==> try-cedar: inputs <==
Design alu_add, start of the top module:
module alu_add (
    input   logic           clk_i,
    input   logic           rst_i,
    input   logic [36:0]    left_i,      
    input   logic [36:0]    right_i,     
    output  logic           in_ready_o,
    input   logic           in_valid_i,
    output  logic [36:0]    result_o,    
    input   logic           out_ready_i,
    output  logic           out_valid_o
);
==> flow/config.mk <==
export PLATFORM = sky130hd
export DESIGN_NAME = alu_add
export DESIGN_NICKNAME = alu_add
export VERILOG_FILES = /design/flow/design.v
export SDC_FILE = /design/flow/constraint.sdc
export NUM_CORES = 4
export LEC_CHECK = 0
export CAP_MARGIN = 20
export CELL_PAD_IN_SITES_GLOBAL_PLACEMENT = 1
export CORE_MARGIN = 5
export CORE_UTILIZATION = 48
export CTS_CLUSTER_SIZE = 45
export GPL_ROUTABILITY_DRIVEN = 0
export GPL_TIMING_DRIVEN = 0
export HOLD_SLACK_MARGIN = 0.09
export MAX_ROUTING_LAYER = met5
export PLACE_DENSITY_LB_ADDON = 0.25
export SETUP_SLACK_MARGIN = 1.23
export SLEW_MARGIN = 30
export TNS_END_PERCENT = 95
==> flow/constraint.sdc <==
create_clock -name core_clock -period 4.44 [get_ports {clk_i}]
set_input_delay 0.8880 -clock core_clock [delete_from_list [all_inputs] [get_ports {clk_i}]]
set_output_delay 0.8880 -clock core_clock [all_outputs]
set_load 0.01 [all_outputs]
run.sh (not shown) runs the stock make flow with config.mk's settings and CLKGATE_MAP_FILE=.
==> try-raven (differences from try-cedar) <==
- CAP_MARGIN: 20 -> 15
- CELL_PAD_IN_SITES_GLOBAL_PLACEMENT: 1 -> unset
- CORE_MARGIN: 5 -> 2
- CORE_UTILIZATION: 48 -> 70
- CTS_CLUSTER_SIZE: 45 -> 34
- GPL_ROUTABILITY_DRIVEN: 0 -> unset
- GPL_TIMING_DRIVEN: 0 -> unset
- HOLD_SLACK_MARGIN: 0.09 -> unset
- MAX_ROUTING_LAYER: met5 -> unset
- PLACE_DENSITY_LB_ADDON: 0.25 -> unset
- SETUP_SLACK_MARGIN: 1.23 -> unset
- SLEW_MARGIN: 30 -> 20
- TNS_END_PERCENT: 95 -> unset
==> flow/constraint.sdc (replaced) <==
create_clock -name core_clock -period 3.47 [get_ports {clk_i}]
set_input_delay 0.6940 -clock core_clock [delete_from_list [all_inputs] [get_ports {clk_i}]]
set_output_delay 0.6940 -clock core_clock [all_outputs]
set_load 0.01 [all_outputs]
==> comparison <==
- try-raven failed in 4_1_cts. try-cedar completed without violations.
- In synthesized area, try-cedar and try-raven do not differ.
- Synthesized cell count is the same in try-raven and try-cedar.
- Against try-cedar, the die size of try-raven is smaller by 36%.
==> figures <==
| metric | try-raven | try-cedar |
|---|---|---|
| Status | did not finish | no timing/DRC/antenna violations |
| Failing step | 4_1_cts | - |
| Half-perimeter wire length of the detailed placement result | 22750 um | 22520 um |
| Post-Place Setup Slack | -422.5 ps | -14.14 ps |
| Chip footprint | 13320 um2 | 20900 um2 |
| Area post-placement | 10810 um2 | 10190 um2 |
| Num rows | 40 | 49 |
| Die height | 115.4 um | 144.6 um |
| Count of buffers inserted at the top-level ports | 114 | 113 |
| DP Cell Count | 1369 | 1370 |
| Die Width | 115.4 um | 144.6 um |
| Total core area | 12060 um2 | 17900 um2 |
| Floorplan core density | 72.06% | 48.55% |


==> inputs of nickel <==
==> flow/design.v <==
package calc_pkg;
    typedef struct packed {
        logic on;
        logic off;
        logic mem_rc;
        logic mem_sub;
        logic mem_add;
        logic op_percent;
        logic op_sqrt;
        logic op_div;
        logic op_mul;
        logic op_sub;
        logic op_add;
        logic op_eq;
        logic dot;
        logic num_1;
        logic num_2;
        logic num_3;
        logic num_4;
        logic num_5;
        logic num_6;
        logic num_7;
        logic num_8;
        logic num_9;
        logic num_0;
    } buttons_t;
    typedef enum logic [4:0] {
        B_NONE,          
        B_ON,            
        B_OFF,           
        B_MEM_RC,        
        B_MEM_SUB,       
        B_MEM_ADD,       
        B_OP_PERCENT,    
        B_OP_SQRT,       
        B_OP_DIV,        
        B_OP_MUL,        
        B_OP_SUB,        
        B_OP_ADD,        
        B_OP_EQ,         
        B_DOT,           
        B_NUM_1,         
        B_NUM_2,         
        B_NUM_3,         
        B_NUM_4,         
        B_NUM_5,         
        B_NUM_6,         
        B_NUM_7,         
        B_NUM_8,         
        B_NUM_9,         
        B_NUM_0,         
        B_UNKNOWN        
    } active_button_t;
    function automatic logic isNumberButton(active_button_t active_button);
        isNumberButton = ((active_button >= calc_pkg::B_NUM_1) && (active_button <= calc_pkg::B_NUM_0));
    endfunction
    function automatic logic isOpButton(active_button_t active_button);
        isOpButton = ((active_button >= calc_pkg::B_OP_DIV) && (active_button <= calc_pkg::B_OP_ADD));
    endfunction
    function automatic logic isEqButton(active_button_t active_button);
        isEqButton = (active_button == calc_pkg::B_OP_EQ);
    endfunction
    function automatic logic isDotButton(active_button_t active_button);
        isDotButton = (active_button == calc_pkg::B_DOT);
    endfunction
    typedef logic [3:0] bcd_t;
    function automatic logic [6:0] bcd2segments(bcd_t bcd);
        unique case (bcd)
            4'd0: bcd2segments = 7'b1111110;
            4'd1: bcd2segments = 7'b0110000;
            4'd2: bcd2segments = 7'b1101101;
            4'd3: bcd2segments = 7'b1111001;
            4'd4: bcd2segments = 7'b0110011;
            4'd5: bcd2segments = 7'b1011011;
            4'd6: bcd2segments = 7'b1011111;
            4'd7: bcd2segments = 7'b1110000;
            4'd8: bcd2segments = 7'b1111111;
            4'd9: bcd2segments = 7'b1111011;
            default: bcd2segments = 7'bxxxxxxx;
        endcase
    endfunction
    typedef enum logic [1:0] {
        OP_NONE,
        OP_ADD,
        OP_MUL,
        OP_DIV
    } op_t;
    function automatic op_t button2op(active_button_t active_button);
        unique case (active_button)
            calc_pkg::B_OP_DIV: button2op = calc_pkg::OP_DIV;
            calc_pkg::B_OP_MUL: button2op = calc_pkg::OP_MUL;
            calc_pkg::B_OP_SUB: button2op = calc_pkg::OP_ADD;
            calc_pkg::B_OP_ADD: button2op = calc_pkg::OP_ADD;
            default: button2op = calc_pkg::OP_NONE;
        endcase
    endfunction
    function automatic bcd_t button2bcd(active_button_t active_button);
        unique case (active_button)
            calc_pkg::B_NUM_1: button2bcd = 1;
            calc_pkg::B_NUM_2: button2bcd = 2;
            calc_pkg::B_NUM_3: button2bcd = 3;
            calc_pkg::B_NUM_4: button2bcd = 4;
            calc_pkg::B_NUM_5: button2bcd = 5;
            calc_pkg::B_NUM_6: button2bcd = 6;
            calc_pkg::B_NUM_7: button2bcd = 7;
            calc_pkg::B_NUM_8: button2bcd = 8;
            calc_pkg::B_NUM_9: button2bcd = 9;
            calc_pkg::B_NUM_0: button2bcd = 0;
            default: button2bcd = 0;
        endcase
    endfunction
    parameter NumDigits = 8;
    typedef logic unsigned [$clog2(NumDigits)-1:0] exponent_t;
    typedef struct packed {
        logic error;
        logic sign;
        exponent_t exponent;
        bcd_t [NumDigits-1:0] significand;
    } num_t;
    function automatic num_t neg(num_t num);
        neg = num;
        neg.sign = !num.sign;
    endfunction
endpackage
module alu_add (
    input   logic           clk_i,
    input   logic           rst_i,
    input   logic [36:0]    left_i,      
    input   logic [36:0]    right_i,     
    output  logic           in_ready_o,
    input   logic           in_valid_i,
    output  logic [36:0]    result_o,    
    input   logic           out_ready_i,
    output  logic           out_valid_o
);
typedef enum logic [1:0] {
    S_IDLE,
    S_NORMALIZE,
    S_ADD,
    S_RENORMALIZE
} state_t;
state_t state_d, state_q;
logic [$clog2(calc_pkg::NumDigits):0] counter_d, counter_q;
logic in_ready_d, in_ready_q;
logic out_valid_d, out_valid_q;
assign out_valid_o = out_valid_q;
assign in_ready_o = in_ready_q;
calc_pkg::num_t left_d, left_q;
calc_pkg::num_t right_d, right_q;
calc_pkg::num_t result_d, result_q;
calc_pkg::bcd_t result_extra_d, result_extra_q;
logic carryborrow_d, carryborrow_q;
assign result_o = out_valid_q ? result_q : '0;
logic [4:0] nibble_sum;
always_comb begin
    nibble_sum = 'x;
    carryborrow_d = carryborrow_q;
    if (state_q != S_ADD) begin
        carryborrow_d = 0;
    end else if (left_q.sign == right_q.sign) begin
        nibble_sum =
            left_q.significand[counter_q]
            + right_q.significand[counter_q]
            + 4'(carryborrow_q);
        if (nibble_sum >= 10) begin
            nibble_sum += 6;
        end
        carryborrow_d = nibble_sum[4];
    end else begin
        if (left_q.significand > right_q.significand) begin
            nibble_sum =
                6'(left_q.significand[counter_q])
                - 6'(right_q.significand[counter_q])
                - 6'(carryborrow_q);
        end else begin
            nibble_sum =
                6'(right_q.significand[counter_q])
                - 6'(left_q.significand[counter_q])
                - 6'(carryborrow_q);
        end
        carryborrow_d = nibble_sum[4];
        if ($signed(nibble_sum) < 0) begin
            nibble_sum += 10;
        end
    end
end
always_comb begin
    state_d = state_q;
    out_valid_d = out_valid_q;
    in_ready_d = in_ready_q;
    counter_d = counter_q;
    left_d = left_q;
    right_d = right_q;
    result_d = result_q;
    result_extra_d = result_extra_q;
    unique case (state_q)
        S_IDLE: begin
            result_d = '0;
            if (in_valid_i) begin
                left_d = left_i;
                right_d = right_i;
                state_d = S_NORMALIZE;
                in_ready_d = 0;
            end
        end
        S_NORMALIZE: begin
            if (left_q.exponent < right_q.exponent) begin
                left_d.significand = (left_q.significand >> 4);
                left_d.exponent++;
            end else if (left_q.exponent > right_q.exponent) begin
                right_d.significand = (right_q.significand >> 4);
                right_d.exponent++;
            end else begin
                state_d = S_ADD;
                counter_d = 0;
            end
        end
        S_ADD: begin
            result_d.exponent = left_q.exponent;
            if (left_q.sign == right_q.sign) begin
                result_extra_d = carryborrow_d;
            end
            if (left_q.significand > right_q.significand) begin
                result_d.sign = left_q.sign;
            end else begin
                result_d.sign = right_q.sign;
            end
            result_d.significand[counter_q] = 4'(nibble_sum);
            counter_d++;
            if (counter_d == calc_pkg::NumDigits) begin
                state_d = S_RENORMALIZE;
            end
        end
        S_RENORMALIZE: begin
            if (result_extra_q != '0) begin  
                result_extra_d = '0;
                result_d.significand = ({result_extra_q, result_q.significand} >> 4);
                result_d.exponent++;
                if (result_d.exponent == 0)
                    result_d.error = 1;
            end else if ((result_q.exponent != 0) && (result_q.significand[calc_pkg::NumDigits-1] == 0)) begin  
                result_d.significand = (result_q.significand << 4);
                result_d.exponent--;
            end else begin  
                out_valid_d = 1;
                if (result_d.significand == 0)
                    result_d.sign = 0;
                if (out_valid_q && out_ready_i) begin
                    state_d = S_IDLE;
                    out_valid_d = 0;
                    in_ready_d = 1;
                    result_d = '0;
                end
            end
        end
    endcase
end
always_ff @(posedge clk_i) begin
    if (rst_i) begin
        state_q <= S_IDLE;
        out_valid_q <= 0;
        in_ready_q <= 1;
        counter_q <= '0;
        left_q <= '0;
        right_q <= '0;
        result_q <= '0;
        result_extra_q <= '0;
        carryborrow_q <= 0;
    end else begin
        state_q <= state_d;
        out_valid_q <= out_valid_d;
        in_ready_q <= in_ready_d;
        counter_q <= counter_d;
        left_q <= left_d;
        right_q <= right_d;
        result_q <= result_d;
        result_extra_q <= result_extra_d;
        carryborrow_q <= carryborrow_d;
    end
end
endmodule
==> flow/run.sh <==
#!/bin/bash
# the make line also repeats each setting of config.mk as NAME=value (left out here)
make -C /OpenROAD-flow-scripts/flow DESIGN_CONFIG=/design/flow/config.mk WORK_HOME=/design/flow/orfs CLKGATE_MAP_FILE= finish
==> flow/config.mk <==
export PLATFORM = sky130hd
export DESIGN_NAME = alu_add
export DESIGN_NICKNAME = alu_add
export VERILOG_FILES = /design/flow/design.v
export SDC_FILE = /design/flow/constraint.sdc
export NUM_CORES = 4
export LEC_CHECK = 0
export CAP_MARGIN = 20
export CORE_MARGIN = 2
export CORE_UTILIZATION = 72
export CTS_CLUSTER_DIAMETER = 104
export CTS_CLUSTER_SIZE = 14
export HOLD_SLACK_MARGIN = 0.28
export PLACE_DENSITY_LB_ADDON = 0.15
export SETUP_SLACK_MARGIN = 0.47
export SLEW_MARGIN = 20
==> flow/constraint.sdc <==
create_clock -name core_clock -period 1.56 [get_ports {clk_i}]
set_input_delay 0.3120 -clock core_clock [delete_from_list [all_inputs] [get_ports {clk_i}]]
set_output_delay 0.3120 -clock core_clock [all_outputs]
set_load 0.01 [all_outputs]
==> amber: changes against nickel <==
==> flow/config.mk (replaced) <==
export PLATFORM = sky130hd
export DESIGN_NAME = alu_add
export DESIGN_NICKNAME = alu_add
export VERILOG_FILES = /design/flow/design.v
export SDC_FILE = /design/flow/constraint.sdc
export NUM_CORES = 4
export LEC_CHECK = 0
export ABC_AREA = 0
export CAP_MARGIN = 20
export CORE_ASPECT_RATIO = 1.32
export CORE_MARGIN = 2
export CORE_UTILIZATION = 72
export CTS_CLUSTER_DIAMETER = 397
export CTS_CLUSTER_SIZE = 95
export SETUP_SLACK_MARGIN = 1.5
export SLEW_MARGIN = 20
==> flow/constraint.sdc (replaced) <==
create_clock -name core_clock -period 6.53 [get_ports {clk_i}]
set_input_delay 1.3060 -clock core_clock [delete_from_list [all_inputs] [get_ports {clk_i}]]
set_output_delay 1.3060 -clock core_clock [all_outputs]
set_load 0.01 [all_outputs]
==> comparison table <==
metric                                                                               nickel                     amber
Cell total in the yosys stat output                                                   1,028                     1,028
Pre-placement core utilization                                                        73.0%                     73.0%
Cell type with the largest total area                              sky130_fd_sc_hd__dfxtp_1  sky130_fd_sc_hd__dfxtp_1
Die Wd                                                                               114 µm                   99.6 µm
Flip-flops with a built-in enable                                                         0                         0
Ys async rst share                                                                       0%                        0%
CORE AREA                                                                        11,900 µm²                11,900 µm²
Ys flop type                                                       sky130_fd_sc_hd__dfxtp_1  sky130_fd_sc_hd__dfxtp_1
Syn nets                                                                              1,172                     1,172
Site Rows                                                                                40                        46
Post-synthesis sequential area ratio                                                  27.9%                     27.9%
DIE AREA                                                                         13,000 µm²                13,000 µm²
Share of the synthesized netlist area taken by xor and xnor gates                     2.30%                     2.30%
Top-area cell type share of the netlist area                                          27.9%                     27.9%
IO Port Bufs                                                                            114                       114
Vertical die dimension                                                               114 µm                    130 µm
Final Wtd Congestion                                                                   1.04                     0.954
Run status                                                                   did not finish            finished clean
Failing step                                                                   3_5_place_dp                         -
